==> inputs of violet <==
==> flow/design.v <==
module datapath(input clk, reset, weCU, buffIRCU, buffAHCU,
                input buffALCU, buffRCU, srcbmuxCU, adrmuxCU,
			       input [1:0] acmuxCU, pcmuxCU,
			       input [2:0] aluopCU,
			       input [7:0] memdata,
			       output [15:0] address,
			       output [7:0] writedata, instrCU,
			       output zeroCU);
wire [7:0]  adrHout, buffIRout, buffAHout, buffALout, srcbmuxout;
wire [7:0]  acout, acmuxout, rout, buffRout, aluout;
wire [15:0] pcout, pcaddout, mdaout, pcmuxout, adrmuxout;
flopr #(8) IR(clk, reset, buffIRout, instrCU);
flopr #(8) adrH(clk, reset, buffAHout, adrHout);
buff buffIR(clk, reset, memdata, buffIRCU, buffIRout);
buff buffadrH(clk, reset, memdata, buffAHCU, buffAHout);
buff buffadrL(clk, reset, memdata, buffALCU, buffALout);
mux3 #(8) acmux(aluout, memdata, rout, acmuxCU, acmuxout);
flopr #(8) AC(clk, reset, acmuxout, acout);
flopr #(8) R(clk, reset, buffRout, rout);
buff buffR(clk, reset, acout, buffRCU, buffRout);
mux2 #(8) srcbmux(rout, 8'b00000001, srcbmuxCU, srcbmuxout);
alu alu(acout, srcbmuxout, aluopCU, aluout, zeroCU);
flopr #(16) PC(clk, reset, pcmuxout, pcout);
mux3 #(16) pcmux(pcout, pcaddout, {adrHout, buffALout}, pcmuxCU, pcmuxout);
adder pcadder(pcout, 16'b000000000000001, pcaddout);
flopr #(16) MDA(clk, reset, {adrHout, buffALout}, mdaout);
mux2 #(16) addressmux(pcout, mdaout, adrmuxCU, adrmuxout);
assign address = adrmuxout;
assign writedata = aluout;
endmodule
module mux2 # (parameter WIDTH = 8)
(input  [WIDTH-1:0] a0, a1,
 input s,
 output [WIDTH-1:0] y);
  assign y = s ? a1 : a0;
endmodule
module mux3 # (parameter WIDTH = 8)
(input  [WIDTH-1:0] a0, a1, a2,
 input  [1:0] s,
 output [WIDTH-1:0] y);
  assign y = s[1] ? a2 : (s[0] ? a1 : a0); 
endmodule
module flopr # (parameter WIDTH = 8)
(input clk, reset,
 input [WIDTH-1:0] d,
 output reg [WIDTH-1:0] q);
 always @ (posedge clk, posedge reset)
   if (reset) q <= 0;
   else q <= d;
endmodule
module buff(input clk, reset, input[7:0] a, input s, output [7:0] y);
  reg [7:0] q;
  assign y = (s == 1) ? a : q;
  always @ (posedge clk, posedge reset)
    if (reset) q <= 0;
    else q <= y;
endmodule
module adder(input [15:0] a, b, output [15:0] y);
assign y = a + b;
endmodule
module alu (a, b, sel, out, zero);
    input [7:0] a,b;
    input [2:0] sel; 
    output reg [7:0] out;
    output reg zero;
    always @ (*) 
    begin 
        case(sel) 
		      3'b000:   
	begin
		out = a; 
		if (out == 0) zero = 1;  
		else zero = 0; 
          end
            3'b001:   
	begin
		out = a+b;  
		if (out == 0)
		 zero = 1;  
		else
		zero = 0;
          end     
            3'b010:   
	begin
		out = a-b;  
		if (out == 0) zero = 1;  
		else zero = 0;
          end 
            3'b011:   
	begin
		out = 0; 
		zero = 1;
          end
			   3'b100:   
	begin
		out = a & b; 
		if (out == 0)
		 zero = 1;  
		else
		zero = 0;
          end
		     3'b101:   
	begin
		out = a | b; 
		if (out == 0) zero = 1;  
		else zero = 0; 
          end
			  3'b110:   
	begin
		out = a ^ b; 
		if (out == 0) zero = 1;  
		else zero = 0; 
          end		 
			  3'b111:   
	begin
		out = ~a; 
		if (out == 0) zero = 1;  
		else zero = 0; 
          end
        endcase
    end
endmodule
module controller(input clk, reset, zflag, 
                  input [7:0] opcode, 
						output buffIR, buffAH, buffAL, buffR, srcbmux, adrmux, we,
			         output [1:0] pcmux, acmux, 
						output [2:0] aluop);
  maindec md(clk, reset, zflag, opcode, buffAL, buffR, buffIR, buffAH, srcbmux, adrmux, we, pcmux, acmux, aluop);
endmodule
module maindec(input clk, reset, zflag, 
               input [7:0] opcode, 
					output buffAL, buffR, buffIR, buffAH, srcbmux, adrmux, we,
			      output [1:0] pcmux, acmux,
					output [2:0] aluop);
  reg [13:0] controls;
  reg [3:0] state, nextstate;
  assign {buffAL, buffAH, buffIR, acmux, buffR, srcbmux, aluop, pcmux, adrmux, we} = controls;
  parameter fetch = 4'b0000;
  parameter decode = 4'b0001;
  parameter getah = 4'b0010;
  parameter getal = 4'b0011;
  parameter loaddata = 4'b0100;
  parameter storedata = 4'b0101;
  parameter jumpinstr = 4'b0110;
  parameter alu = 4'b0111;
  parameter r_to_ac = 4'b1000;
  parameter ac_to_r = 4'b1001;
  parameter ahfetch = 4'b1010;
  parameter pcinc = 4'b1011;
  parameter NOP = 8'h00;
  parameter LDAC = 8'h01;
  parameter STAC = 8'h02;
  parameter MVAC = 8'h03;
  parameter MOVR = 8'h04;
  parameter JUMP = 8'h05;
  parameter JMPZ = 8'h06;
  parameter JPNZ = 8'h07;
  parameter ADD = 8'h08;
  parameter SUB = 8'h09;
  parameter INAC = 8'h0A;
  parameter CLAC = 8'h0B;
  parameter AND = 8'h0C;
  parameter OR = 8'h0D;
  parameter XOR = 8'h0E;
  parameter NOT = 8'h0F;
  always @(posedge clk, posedge reset)
    if (reset)  state <= fetch;
	 else        state <= nextstate;
  always @(*)
  begin  
    case(state)
	   fetch: nextstate <= decode;
		decode: case(opcode)
		          NOP: nextstate <= pcinc;
					 LDAC: nextstate <= ahfetch;
					 STAC: nextstate <= ahfetch;
					 MVAC: nextstate <= ac_to_r;
					 MOVR: nextstate <= r_to_ac;
					 JUMP: nextstate <= ahfetch;
					 JMPZ: nextstate <= ahfetch;
					 JPNZ: nextstate <= ahfetch;
					 default: nextstate <= alu;
				 endcase
		 getah: nextstate <= getal;
		 getal: if (opcode == STAC)      nextstate <= storedata;
		        else if (opcode == LDAC) nextstate <= loaddata;
				  else if ((opcode == JMPZ) & ~zflag) nextstate <= pcinc;
				  else if ((opcode == JPNZ) & zflag)  nextstate <= pcinc;
				  else                     nextstate <= jumpinstr;
		 jumpinstr: nextstate <= fetch;
		 storedata: nextstate <= fetch;
		 loaddata: nextstate <= fetch;
		 ac_to_r: nextstate <= fetch;
		 r_to_ac: nextstate <= fetch;
		 alu: nextstate <= fetch;
		 ahfetch: nextstate <= getah;
		 pcinc: nextstate <= fetch;
		 default: nextstate <= fetch;
	 endcase
  end
  always @(*)
  begin
    case(state)
	   fetch: controls <= 14'b00100000000000;
		decode: controls <= 14'b00000000000000;
		getah: controls <= 14'b01000000000100;
		getal: controls <= 14'b10000000000000;
		storedata: controls <= 14'b00000000000111;
		loaddata: controls <=  14'b00001000000110;
		ac_to_r: controls <= 14'b00000100000100;
		r_to_ac: controls <= 14'b00010000000100;
		jumpinstr: controls <= 14'b00000000001010;
		ahfetch: controls <= 14'b00000000000100;
		pcinc: controls <= 14'b00000000000100;
		alu:
		begin
		  case(opcode)
		    ADD: controls <= 14'b00000000010100;
			 SUB: controls <= 14'b00000000100100;
			 INAC: controls <= 14'b00000010010100;
			 CLAC: controls <= 14'b00000000110100;
			 AND: controls <= 14'b00000001000100;
			 OR: controls <= 14'b00000001010100;
			 XOR: controls <= 14'b00000001100100;
			 NOT: controls <= 14'b00000001110100;
			 default: controls <= 14'b00000000000000;
		  endcase
		end
		default: controls <= 14'b00000000000000;
    endcase
  end
endmodule
module smm(input clk, reset,
           input [7:0] readdata,
           output we, 
			  output [15:0] address,
			  output [7:0] writedata);
wire buffR, buffIR, buffAH, mdamux, buffAL, adrmux, srcbmux;
wire [1:0] pcmux, acmux;
wire [2:0] aluop;
wire [15:0] addr;
wire [7:0] wdata, instr;
wire zero;
datapath dp(clk, reset, we, buffIR, buffAH, buffAL, buffR, srcbmux, adrmux, acmux, pcmux, aluop, readdata, addr, wdata, instr, zero);
controller cu(clk, reset, zero, instr, buffIR, buffAH, buffAL, buffR, srcbmux, adrmux, we, pcmux, acmux, aluop);
assign writedata = wdata;
assign address = addr;
endmodule
==> flow/run.sh <==
#!/bin/bash
# the make line also repeats each setting of config.mk as NAME=value (left out here)
make -C /OpenROAD-flow-scripts/flow DESIGN_CONFIG=/design/flow/config.mk WORK_HOME=/design/flow/orfs CLKGATE_MAP_FILE= finish
==> flow/config.mk <==
export PLATFORM = sky130hd
export DESIGN_NAME = smm
export DESIGN_NICKNAME = smm
export VERILOG_FILES = /design/flow/design.v
export SDC_FILE = /design/flow/constraint.sdc
export NUM_CORES = 4
export LEC_CHECK = 0
export ABC_AREA = 1
export CAP_MARGIN = 20
export CORE_MARGIN = 9
export CORE_UTILIZATION = 58
export CTS_CLUSTER_DIAMETER = 389
export CTS_CLUSTER_SIZE = 98
export MAX_ROUTING_LAYER = met4
export PLACE_DENSITY = 0.41
export SLEW_MARGIN = 20
export TNS_END_PERCENT = 40
==> flow/constraint.sdc <==
create_clock -name core_clock -period 5.0 [get_ports {clk}]
set_input_delay 1.0000 -clock core_clock [delete_from_list [all_inputs] [get_ports {clk}]]
set_output_delay 1.0000 -clock core_clock [all_outputs]
set_load 0.01 [all_outputs]
==> ember: changes against violet <==
- ABC_AREA: 1 -> default
- CORE_MARGIN: 9 -> 2
- CORE_UTILIZATION: 58 -> 55
- CTS_CLUSTER_DIAMETER: 389 -> default
- CTS_CLUSTER_SIZE: 98 -> 37
- MAX_ROUTING_LAYER: met4 -> default
- PLACE_DENSITY: 0.41 -> default
- SETUP_SLACK_MARGIN: default -> 0.72
- TNS_END_PERCENT: 40 -> 5
==> flow/constraint.sdc (replaced) <==
create_clock -name core_clock -period 2.65 [get_ports {clk}]
set_input_delay 0.5300 -clock core_clock [delete_from_list [all_inputs] [get_ports {clk}]]
set_output_delay 0.5300 -clock core_clock [all_outputs]
set_load 0.01 [all_outputs]
==> run_results.csv <==
group,metric,value,unit
critical_path,reg2reg_slack,1.49,ns
final_timing,skew,0.0141,ns
synth,postSynthSeqShare,34.0,%
final_timing,worstMarginPinSlew,0.971,ns
final_timing,rsz0062_at_grt,"false",
run_status,outcome,"no timing/DRC/antenna violations",
That was violet.
==> run_results.csv <==
group,metric,value,unit
final_timing,fin_ws,-1.35,ns
final_timing,worstMarginPinSlew,0.590,ns
final_timing,setup_viol,19,
run_status,outcome,"finished with violations",
final_timing,skew,0.00792,ns
final_timing,rsz0062_at_grt,"true",
synth,postSynthSeqShare,35.2,%
run_status,failed_checks,"negative setup slack",
That was ember.
